==> flow/design.v (excerpt) <==
module pit(
	input               clk,
	input               rst_n,
	output              irq,
	input       [2:0]   io_address,
	input               io_read,
	output reg  [7:0]   io_readdata,
	input               io_write,
	input       [7:0]   io_writedata,
	output              speaker_out,
	input      [27:0]   clock_rate
);
reg [27:0] clk_rate;
always @(posedge clk) clk_rate <= clock_rate;
reg ce_system_counter;
reg [27:0] sum;
always @(posedge clk) begin : system_counter
	reg [27:0] sum_next;
	sum_next = sum + 28'd2386362;  
	ce_system_counter <= 1'b0;
	if(rst_n == 1'b0) sum <= 28'd0;
	else if(sum_next >= clk_rate) begin
		sum <= sum_next - clk_rate;
		ce_system_counter <= 1'b1;
	end
	else sum <= sum_next;
end
reg system_clock;
always @(posedge clk) begin
    if(rst_n == 1'b0)           system_clock <= 1'b0;
    else if(ce_system_counter)  system_clock <= ~system_clock;
end
always @(posedge clk) if(io_read) io_readdata <=
    (io_read && io_address == 0) ? counter_0_readdata :
    (io_read && io_address == 1) ? counter_1_readdata :
    (io_read && io_address == 2) ? counter_2_readdata :
    (io_read && io_address[2])   ? { 2'b0, spk_out, counter_1_toggle, 2'b0, speaker_enable, speaker_gate } :
                                     8'd0;  
reg [5:0] counter_1_cnt;
  ...
clock: 3.38 ns
lec_check: 0
abc_area: 1
cap_margin: 20
core_margin: 2
core_utilization: 72
cts_cluster_diameter: 100
gpl_routability_driven: 0
max_routing_layer: met4
place_density_lb_addon: 0.06
slew_margin: 20
run.sh (not shown) runs the stock make flow with config.mk's settings and CLKGATE_MAP_FILE=.
The baseline reached the layout checks and failed them: negative setup slack.
Rerun with:
==> flow/config.mk (replaced) <==
export PLATFORM = sky130hd
export DESIGN_NAME = pit
export DESIGN_NICKNAME = pit
export VERILOG_FILES = /design/flow/design.v
export SDC_FILE = /design/flow/constraint.sdc
export NUM_CORES = 4
export LEC_CHECK = 0
export CAP_MARGIN = 20
export CORE_MARGIN = 2
export CORE_UTILIZATION = 40
export SLEW_MARGIN = 20
==> flow/constraint.sdc (replaced) <==
create_clock -name core_clock -period 10.0 [get_ports {clk}]
set_input_delay 2.0000 -clock core_clock [delete_from_list [all_inputs] [get_ports {clk}]]
set_output_delay 2.0000 -clock core_clock [all_outputs]
set_load 0.01 [all_outputs]
- The changed run ran to the end with no violations
- worst hold slack gains 10 ps
- fmax went down by 29%
- non-clock buffer count went down by 68
- setup slack gains 5100 ps
Rerun with:
--- a/flow/config.mk
+++ b/flow/config.mk
@@ -7,5 +7,8 @@
 export LEC_CHECK = 0
 export CAP_MARGIN = 20
+export CORE_ASPECT_RATIO = 0.51
 export CORE_MARGIN = 2
 export CORE_UTILIZATION = 40
+export MIN_ROUTING_LAYER = met1
 export SLEW_MARGIN = 20
+export TNS_END_PERCENT = 5
==> flow/constraint.sdc (replaced) <==
create_clock -name core_clock -period 5.68 [get_ports {clk}]
set_input_delay 1.1360 -clock core_clock [delete_from_list [all_inputs] [get_ports {clk}]]
set_output_delay 1.1360 -clock core_clock [all_outputs]
set_load 0.01 [all_outputs]
Effect: The new run finished with timing, DRC and antenna clean. Wire length came out higher by 13%. Register-to-register slack degrades by 3800 ps. Cell area stays the same. Power grows by 82%. Non-clock buffer count drops by 1. Sequential cell count does not change.
Rerun with:
--- a/flow/config.mk
+++ b/flow/config.mk
@@ -7,8 +7,6 @@
 export LEC_CHECK = 0
 export CAP_MARGIN = 20
-export CORE_ASPECT_RATIO = 0.51
 export CORE_MARGIN = 2
-export CORE_UTILIZATION = 40
-export MIN_ROUTING_LAYER = met1
+export CORE_UTILIZATION = 50
+export SETUP_SLACK_MARGIN = 1.08
 export SLEW_MARGIN = 20
-export TNS_END_PERCENT = 5
==> flow/constraint.sdc (replaced) <==
create_clock -name core_clock -period 4.26 [get_ports {clk}]
set_input_delay 0.8520 -clock core_clock [delete_from_list [all_inputs] [get_ports {clk}]]
set_output_delay 0.8520 -clock core_clock [all_outputs]
set_load 0.01 [all_outputs]
Effect: Worst setup slack gets worse by 340 ps. Clock skew decreases by 8.6 ps. Global-route usage grows by 4.6 points. Non-clock buffer count increases by 68. Final area rises by 4.8%. Count of clock-buffer cells in the layout rises by 14. Clock power came out higher by 29%. Die area drops by 20%.
Rerun with:
--- a/flow/config.mk
+++ b/flow/config.mk
@@ -8,5 +8,6 @@
 export CAP_MARGIN = 20
 export CORE_MARGIN = 2
-export CORE_UTILIZATION = 50
-export SETUP_SLACK_MARGIN = 1.08
+export CORE_UTILIZATION = 72
+export PLACE_DENSITY = 0.35
+export SETUP_SLACK_MARGIN = 2.44
 export SLEW_MARGIN = 20
==> flow/constraint.sdc (replaced) <==
create_clock -name core_clock -period 9.45 [get_ports {clk}]
set_input_delay 1.8900 -clock core_clock [delete_from_list [all_inputs] [get_ports {clk}]]
set_output_delay 1.8900 -clock core_clock [all_outputs]
set_load 0.01 [all_outputs]
Maximum frequency came out lower by 26%.
Routed wire length came out lower by 9.8%.
First-iteration DRC count came out higher by 73%.
Sequential share of layout area came out higher by 2.3 points.
Die size came out lower by 30%.
Design area came out lower by 7.1%.
Cell count came out lower by 8.0%.
Rerun with:
--- a/flow/config.mk
+++ b/flow/config.mk
@@ -8,6 +8,5 @@
 export CAP_MARGIN = 20
 export CORE_MARGIN = 2
-export CORE_UTILIZATION = 72
-export PLACE_DENSITY = 0.35
-export SETUP_SLACK_MARGIN = 2.44
+export CORE_UTILIZATION = 70
+export CTS_CLUSTER_SIZE = 14
 export SLEW_MARGIN = 20
==> flow/constraint.sdc (replaced) <==
create_clock -name core_clock -period 3.51 [get_ports {clk}]
set_input_delay 0.7020 -clock core_clock [delete_from_list [all_inputs] [get_ports {clk}]]
set_output_delay 0.7020 -clock core_clock [all_outputs]
set_load 0.01 [all_outputs]
After rerunning: Now the flow completed and failed the layout checks on negative setup slack; cell area increases by about 8%; cell count grows by 5.6%; routed wire length came out higher by 10%; global-route usage came out higher by 1.2 points; power rises to 3.1 times its value; clock-buffer cell count goes up by 6; utilization increases by 3.9 points; combinational power is higher to 4.0 times its value.
Power figures rest on the tool's default switching activity, not on a simulated workload.
